// triangle
module triangle(clk, reset, nt, xi, yi, busy, po, xo, yo);
input        clk, reset, nt;
input  [2:0] xi, yi;
output       busy, po;
output [2:0] xo, yo;
reg busy, po;
reg [4:0] state, next_state;  
reg [6:0] x_cor[0:2];         
reg [6:0] y_cor[0:2];         
reg [1:0] s0_count;           
reg s1_count;                 
reg s2_count;                 
reg s7_count;                 
reg [4:0] horiz;              
reg [3:0] out_count;          
reg signed [8:0] a[0:1];      
reg signed [8:0] b[0:1];      
reg signed [8:0] c[0:1];      
reg [3:0] ep, save_ep;        
reg signed [7:0] value;       
reg [1:0] o_idx;              
reg [2:0] xo, yo;             
reg loc;                      
reg [3:0] start;              
parameter s0=5'd0,s1=5'd1,s2=5'd2,s3=5'd3,s4=5'd4,s5=5'd5,s6=5'd6,s7=5'd7;
integer i,j;
always @(posedge clk or posedge reset)begin
    if(reset) state<=s0;
    else state<=next_state;
end
always @(*)begin
    case(state)
        s0:next_state=(s0_count==2'd3)?s1:s0;
        s1:next_state=(s1_count==1'b1)?s2:s1;
        s2:next_state=(out_count==y_cor[0]||out_count==y_cor[1]||out_count==y_cor[2])?s5:((s2_count==1'b1)?((value==8'd0)?s5:((value[7]==1'b0)?s3:s4)):s2);
        s3:next_state=(o_idx==2'd2)?s5:s2;
        s4:next_state=(o_idx==2'd1)?s5:s2;
        s5:next_state=(out_count==y_cor[0]||out_count==y_cor[2])?s6:((loc==1'b0)?((out_count==y_cor[1])?((start==x_cor[1])?s6:s5):((start==ep)?s6:s5)):((start==x_cor[0])?s6:s5));
        s6:next_state=(out_count==y_cor[2])?s7:s2;
        s7:next_state=(s7_count==1'b1)?s0:s7;
        default:next_state=s0;
    endcase
end
always @(posedge clk or posedge reset)begin
    if(reset) busy<=1'b0;
    else begin
        if(state==s7&&s7_count==1'b1) busy<=1'b0;
        else if(state==s0&&s0_count==2'd0&&nt==1'b0) busy<=1'b0;
        else busy<=1'b1;
    end
end
always @(posedge clk or posedge reset)begin
    if(reset) s0_count<=2'd0;
    else begin
        if(state==s7) s0_count<=2'd0;
        else if(state==s0&&s0_count==2'd0&&nt==1'b0) s0_count<=2'd0;
        else s0_count<=s0_count+2'd1;
    end
end
always @(posedge clk or posedge reset)begin
    if(reset)begin
        s1_count<=1'b0;
    end
    else begin
  ...
Size: ~1,300 cells after synthesis, ~17 I/O pins, ~10,000 µm² of cells after synthesis.
Settings: LEC_CHECK=0, ABC_AREA=1, CAP_MARGIN=20, CORE_MARGIN=2, CORE_UTILIZATION=72, CTS_CLUSTER_DIAMETER=54, CTS_CLUSTER_SIZE=90, HOLD_SLACK_MARGIN=0.28, PLACE_DENSITY_LB_ADDON=0.27, SETUP_SLACK_MARGIN=-0.16, SLEW_MARGIN=20; clock period 2.63 ns.
run.sh (not shown) runs the stock make flow with config.mk's settings and CLKGATE_MAP_FILE=.
The baseline finished but failed the layout checks on negative setup slack.
Next try:
Settings changed: ABC_AREA 1 to unset, CORE_UTILIZATION 72 to 40, CTS_CLUSTER_DIAMETER 54 to unset, CTS_CLUSTER_SIZE 90 to unset, HOLD_SLACK_MARGIN 0.28 to unset, PLACE_DENSITY_LB_ADDON 0.27 to unset, SETUP_SLACK_MARGIN -0.16 to unset.
Clock period 2.63 ns to 4.74 ns, I/O delays scaled along.
=> Now the flow went through all stages and came out clean. Cell area falls by 15%. Wire length goes down by 38%. Clock power goes down by 42%. Final cell count fell by 17%. Worst setup slack gets better by 2.3 ns.
Next try:
Settings changed: CORE_MARGIN 2 to 7, GPL_TIMING_DRIVEN set to 0, MIN_ROUTING_LAYER set to met2, PLACE_DENSITY_LB_ADDON set to 0.15.
Clock period 4.74 ns to 4.03 ns, I/O delays scaled along.
Result:
- This time the run completed, yet does not pass: negative setup slack
- design area climbs by 4.2%
- die area climbs by 13%
- first-iteration DRC count climbs to 3.7 times its value
- power climbs by 15%
- clock-buffer cell count climbs by 2
- global-route usage climbs by 8.7 points
- utilization climbs by 1.9 points
- worst setup slack degrades by 0.71 ns
- via count climbs by 43%
- sequential share of layout area drops by 0.91 points
- critical path depth stays the same
Next try:
Settings changed: ABC_AREA set to 1, CORE_MARGIN 7 to 2, CORE_UTILIZATION 40 to 70, GPL_TIMING_DRIVEN 0 to unset, MIN_ROUTING_LAYER met2 to unset, PLACE_DENSITY_LB_ADDON 0.15 to unset, SETUP_SLACK_MARGIN set to -0.16.
Clock period 4.03 ns to 3.42 ns, I/O delays scaled along.
Outcome: The new run finished with negative setup slack left; cell area increases by 5.2%; routed wire length increases by 3.7%; combinational power decreases by 89%; clock skew stays flat; total power decreases by 5.5%; setup slack loses 0.51 ns; non-clock buffer count increases by 53; flip-flop count stays the same; sequential power increases by about 10%.
Next try:
Settings changed: CORE_UTILIZATION 70 to 72, SETUP_SLACK_MARGIN -0.16 to 0.94.
Clock period 3.42 ns to 5.04 ns, I/O delays scaled along.
Now the flow went through all stages and came out clean.
Core utilization drops by 0.30 points.
Final cell count is lower by 4.5%.
Total power shrinks by 29%.
Global-route usage climbs by 1.4 points.
Final area came out lower by 4.1%.

umber:
Starting RTL as in the previous note.
==> flow/config.mk <==
export PLATFORM = sky130hd
export DESIGN_NAME = triangle
export DESIGN_NICKNAME = triangle
export VERILOG_FILES = /design/flow/design.v
export SDC_FILE = /design/flow/constraint.sdc
export NUM_CORES = 4
export LEC_CHECK = 0
export ABC_AREA = 0
export CAP_MARGIN = 20
export CORE_MARGIN = 7
export CORE_UTILIZATION = 43
export GPL_TIMING_DRIVEN = 0
export MAX_ROUTING_LAYER = met4
export MIN_ROUTING_LAYER = met2
export PLACE_DENSITY_LB_ADDON = 0.15
export SETUP_SLACK_MARGIN = 0.7
export SLEW_MARGIN = 15
export TNS_END_PERCENT = 100
==> flow/constraint.sdc <==
create_clock -name core_clock -period 2.68 [get_ports {clk}]
set_input_delay 0.5360 -clock core_clock [delete_from_list [all_inputs] [get_ports {clk}]]
set_output_delay 0.5360 -clock core_clock [all_outputs]
set_load 0.01 [all_outputs]
umber completed end to end; final checks failed (DRC, setup timing).
diff inputs: umber => onyx
- changing CORE_UTILIZATION from 43 to 40
- removing MAX_ROUTING_LAYER (formerly met4)
- changing ABC_AREA from 0 to 1
- changing SETUP_SLACK_MARGIN from 0.7 to 0.49
- changing TNS_END_PERCENT from 100 to 60
- changing the clock period (ns, I/O delays scaled along) from 2.68 to 4.03
Findings:
The layout from onyx, despite a flow that completed every stage, fails the layout checks, with the failing checks listed as DRC, setup timing.
In umber the implementation completed, yet the final layout does not meet the checks, the culprit being DRC, setup timing.
onyx vs umber — share of power burned in the clock network rose 15 points.
Wire length after detailed routing: umber and onyx compared, lower one is umber
Aggregate global-route resource usage came out lower on onyx than on umber.
Delta (onyx minus umber): floorplan die width went up about 6%, cell area after layout went down about 6%, hold slack went up 0.048 ns.

The RTL this note starts from:
==> flow/design.v <==
`timescale 100ps/10ps
module triangle(clk, reset, nt, xi, yi, busy, po, xo, yo);
input        clk, reset, nt;
input  [2:0] xi, yi;
output       busy, po;
output [2:0] xo, yo;
reg busy, po;
reg [4:0] state, next_state;  
reg [6:0] x_cor[0:2];         
reg [6:0] y_cor[0:2];         
reg [1:0] s0_count;           
reg s1_count;                 
reg s2_count;                 
reg s7_count;                 
reg [4:0] horiz;              
reg [3:0] out_count;          
reg signed [8:0] a[0:1];      
reg signed [8:0] b[0:1];      
reg signed [8:0] c[0:1];      
reg [3:0] ep, save_ep;        
reg signed [7:0] value;       
reg [1:0] o_idx;              
reg [2:0] xo, yo;             
reg loc;                      
reg [3:0] start;              
parameter s0=5'd0,s1=5'd1,s2=5'd2,s3=5'd3,s4=5'd4,s5=5'd5,s6=5'd6,s7=5'd7;
integer i,j;
always @(posedge clk or posedge reset)begin
    if(reset) state<=s0;
    else state<=next_state;
end
always @(*)begin
    case(state)
        s0:next_state=(s0_count==2'd3)?s1:s0;
        s1:next_state=(s1_count==1'b1)?s2:s1;
        s2:next_state=(out_count==y_cor[0]||out_count==y_cor[1]||out_count==y_cor[2])?s5:((s2_count==1'b1)?((value==8'd0)?s5:((value[7]==1'b0)?s3:s4)):s2);
        s3:next_state=(o_idx==2'd2)?s5:s2;
        s4:next_state=(o_idx==2'd1)?s5:s2;
        s5:next_state=(out_count==y_cor[0]||out_count==y_cor[2])?s6:((loc==1'b0)?((out_count==y_cor[1])?((start==x_cor[1])?s6:s5):((start==ep)?s6:s5)):((start==x_cor[0])?s6:s5));
        s6:next_state=(out_count==y_cor[2])?s7:s2;
        s7:next_state=(s7_count==1'b1)?s0:s7;
        default:next_state=s0;
    endcase
end
always @(posedge clk or posedge reset)begin
    if(reset) busy<=1'b0;
    else begin
        if(state==s7&&s7_count==1'b1) busy<=1'b0;
        else if(state==s0&&s0_count==2'd0&&nt==1'b0) busy<=1'b0;
        else busy<=1'b1;
    end
end
always @(posedge clk or posedge reset)begin
    if(reset) s0_count<=2'd0;
    else begin
        if(state==s7) s0_count<=2'd0;
        else if(state==s0&&s0_count==2'd0&&nt==1'b0) s0_count<=2'd0;
        else s0_count<=s0_count+2'd1;
    end
end
always @(posedge clk or posedge reset)begin
    if(reset)begin
        s1_count<=1'b0;
    end
    else begin
        if(state==s1) s1_count<=1'b1;
        else s1_count<=1'b0;
    end
end
always @(posedge clk or posedge reset)begin
    if(reset)begin
        s2_count<=1'b0;
    end
    else begin
        if(state==s2) s2_count<=1'b1;
        else s2_count<=1'b0;
    end
end
always @(posedge clk or posedge reset)begin
    if(reset)begin
        s7_count<=1'b0;
    end
    else begin
        if(state==s7) s7_count<=1'b1;
        else s7_count<=1'b0;
    end
end
always @(posedge clk or posedge reset)begin
    if(reset)begin
        loc<=1'b0;
    end
    else begin
        if(state==s1)begin
            if(x_cor[1]>x_cor[0]) loc<=1'b0;
            else loc<=1'b1;
        end
    end
end
always @(posedge clk or posedge reset)begin
    if(reset)begin
        for(i=0;i<2;i=i+1)begin
            a[i]<=9'd0;
        end
    end
    else begin
        case(state)
            s1:begin
                if(loc==1'b0)begin
                    a[0]<=($signed(y_cor[1])-$signed(y_cor[0]));
                    a[1]<=($signed(y_cor[2])-$signed(y_cor[1]));
                end
                else begin
                    a[0]<=($signed(y_cor[1])-$signed(y_cor[0]));
                    a[1]<=(~($signed(y_cor[2])-$signed(y_cor[1])))+9'd1;
                end
            end
        endcase
    end
end
always @(posedge clk or posedge reset)begin
    if(reset)begin
        for(i=0;i<2;i=i+1)begin
            b[i]<=9'd0;
        end
    end
    else begin
        case(state)
            s1:begin
                if(loc==1'b0)begin
                    b[0]<=(~($signed(x_cor[1])-$signed(x_cor[0])))+9'd1;
                    b[1]<=(~($signed(x_cor[2])-$signed(x_cor[1])))+9'd1;
                end
                else begin
                    b[0]<=(~($signed(x_cor[1])-$signed(x_cor[0])))+9'd1;
                    b[1]<=($signed(x_cor[2])-$signed(x_cor[1]));
                end
            end
        endcase
    end
end
always @(posedge clk or posedge reset)begin
    if(reset)begin
        for(i=0;i<2;i=i+1)begin
            c[i]<=9'd0;
        end
    end
    else begin
        case(state)
            s1:begin
                if(loc==1'b0)begin
                    c[0]<=($signed(y_cor[0]*x_cor[1])-$signed(y_cor[1]*x_cor[0]));
                    c[1]<=($signed(y_cor[1]*x_cor[2])-$signed(y_cor[2]*x_cor[1]));
                end
                else begin
                    c[0]<=($signed(y_cor[0]*x_cor[1])-$signed(y_cor[1]*x_cor[0]));
                    c[1]<=(~($signed(y_cor[1]*x_cor[2])-$signed(y_cor[2]*x_cor[1])))+9'd1;
                end
            end
        endcase
    end
end
always @(posedge clk or posedge reset)begin
    if(reset)begin
        for(i=0;i<3;i=i+1)begin
            x_cor[i]<=7'd0;
        end
    end
    else begin
        case(state)
            s0:begin
                x_cor[s0_count]<=xi;
            end
        endcase
    end
end
always @(posedge clk or posedge reset)begin
    if(reset)begin
        for(i=0;i<3;i=i+1)begin
            y_cor[i]<=7'd0;
        end
    end
    else begin
        case(state)
            s0:begin
                y_cor[s0_count]<=yi;
            end
        endcase
    end
end
always @(posedge clk or posedge reset)begin
    if(reset) begin
        horiz<=5'd0;
    end
    else begin
        case(state)
            s1:begin
                horiz<=(x_cor[1]-x_cor[0]);
            end
        endcase
    end
end
always @(posedge clk or posedge reset)begin
    if(reset)begin
        out_count<=4'd0;
    end
    else begin
        case(state)
            s1:out_count<=y_cor[0];
            s6:out_count<=out_count+4'd1;
        endcase
    end
end
always @(posedge clk or posedge reset)begin
    if(reset)begin
        ep<=4'd0;
    end
    else begin
        if(loc==1'b0)begin
            if(state==s6) ep<=save_ep;
            else if(state==s3)begin
                if(out_count<y_cor[1])begin
                    if(o_idx==2'd2) ep<=ep;
                    else ep<=ep+4'd1;
                end
                else ep<=ep-4'd1;
            end
            else if(state==s4)begin
                if(out_count<y_cor[1]) ep<=ep-4'd1;
                else begin
                    if(o_idx==2'd1) ep<=ep;
                    else ep<=ep+4'd1;
                end
            end
            else ep<=ep;
        end
        else begin
            if(state==s6) ep<=save_ep;
            else if(state==s3)begin
                if(out_count<y_cor[1])begin
                    if(o_idx==2'd2) ep<=ep;
                    else ep<=ep-4'd1;
                end
                else ep<=ep+4'd1;
            end
            else if(state==s4)begin
                if(out_count<y_cor[1]) ep<=ep+4'd1;
                else begin
                    if(o_idx==2'd1) ep<=ep;
                    else ep<=ep-4'd1;
                end
            end
            else ep<=ep;
        end
    end
end
always @(posedge clk or posedge reset)begin
    if(reset)begin
        o_idx<=2'd0;
    end
    else begin
        if(state==s3) o_idx<=2'd1;
        else if(state==s4) o_idx<=2'd2;
        else if(state==s5) o_idx<=2'd0;
    end
end
always @(posedge clk or posedge reset)begin
    if(reset)begin
        save_ep<=4'd0;
    end
    else begin
        if(state==s1) save_ep<=(x_cor[0]+x_cor[1])>>1;
    end
end
always @(posedge clk or posedge reset)begin
    if(reset)begin
        value<=8'd0;
    end
    else begin
        if(state==s2) begin
            if(out_count==y_cor[0]||out_count==y_cor[1]||out_count==y_cor[2]) value<=8'd0;
            else if(out_count<y_cor[1]) begin
                value<=(a[0]*$signed(ep))+(b[0]*$signed(out_count))+c[0];
            end
            else begin
                value<=(a[1]*$signed(ep))+(b[1]*$signed(out_count))+c[1];
            end
        end
    end
end
always @(posedge clk or posedge reset)begin
    if(reset) po<=1'b0;
    else if(state==s5) po<=1'b1;
    else po<=1'b0;
end
always @(posedge clk)begin
    if(state==s5) start<=start+4'd1;
    else begin
        if(loc==1'b0) start<=x_cor[0];
        else begin
            if(out_count==y_cor[1]) start<=x_cor[1];
            else start<=ep;
        end
    end
end
always @(posedge clk or posedge reset)begin
    if(reset)begin
        xo<=3'd0;
    end
    else begin
        if(state==s5)begin
            if(out_count==y_cor[0]) xo<=x_cor[0];
            else if(out_count==y_cor[2]) xo<=x_cor[2];
            else xo<=start;
        end
    end
end
always @(posedge clk or posedge reset)begin
    if(reset)begin
        yo<=3'd0;
    end
    else begin
        if(state==s5)begin
            if(out_count==y_cor[0]) yo<=y_cor[0];
            else if(out_count==y_cor[2]) yo<=y_cor[2];
            else yo<=out_count;
        end
    end
end
endmodule
export LEC_CHECK = 0
export ABC_AREA = 1
export CAP_MARGIN = 0
export CORE_MARGIN = 2
export CORE_UTILIZATION = 72
export CTS_CLUSTER_DIAMETER = 357
export CTS_CLUSTER_SIZE = 15
export PLACE_DENSITY_LB_ADDON = 0.02
export SETUP_SLACK_MARGIN = 0.72
export SLEW_MARGIN = 30
create_clock -name core_clock -period 2.75 [get_ports {clk}]
The baseline aborted during global routing on DPL-0038.
Then changed:
- ABC_AREA: 1 -> not set
- CAP_MARGIN: 0 -> 20
- CTS_CLUSTER_DIAMETER: 357 -> not set
- CTS_CLUSTER_SIZE: 15 -> not set
- PLACE_DENSITY_LB_ADDON: 0.02 -> not set
- SETUP_SLACK_MARGIN: 0.72 -> not set
- SLEW_MARGIN: 30 -> 20
- clock period: 2.75 -> 5.44 ns (I/O delays scaled with it)
Outcome: The changed run went through all stages and came out clean. Die area went down by 4.6%. Synthesized area went down by 4.7%. Synthesized cell count went down by 23%.
Then changed:
- ABC_AREA: not set -> 1
- CTS_CLUSTER_SIZE: not set -> 30
- PLACE_DENSITY: not set -> 0.82
- clock period: 5.44 -> 4.16 ns (I/O delays scaled with it)
Outcome: The new run finished but failed the layout checks on setup timing; cell area came out higher by 13%; global-route usage came out higher by 2.8 points; routed wire length rose by 19%; die area goes up by 4.8%.
Power figures rest on the tool's default switching activity, not on a simulated workload.
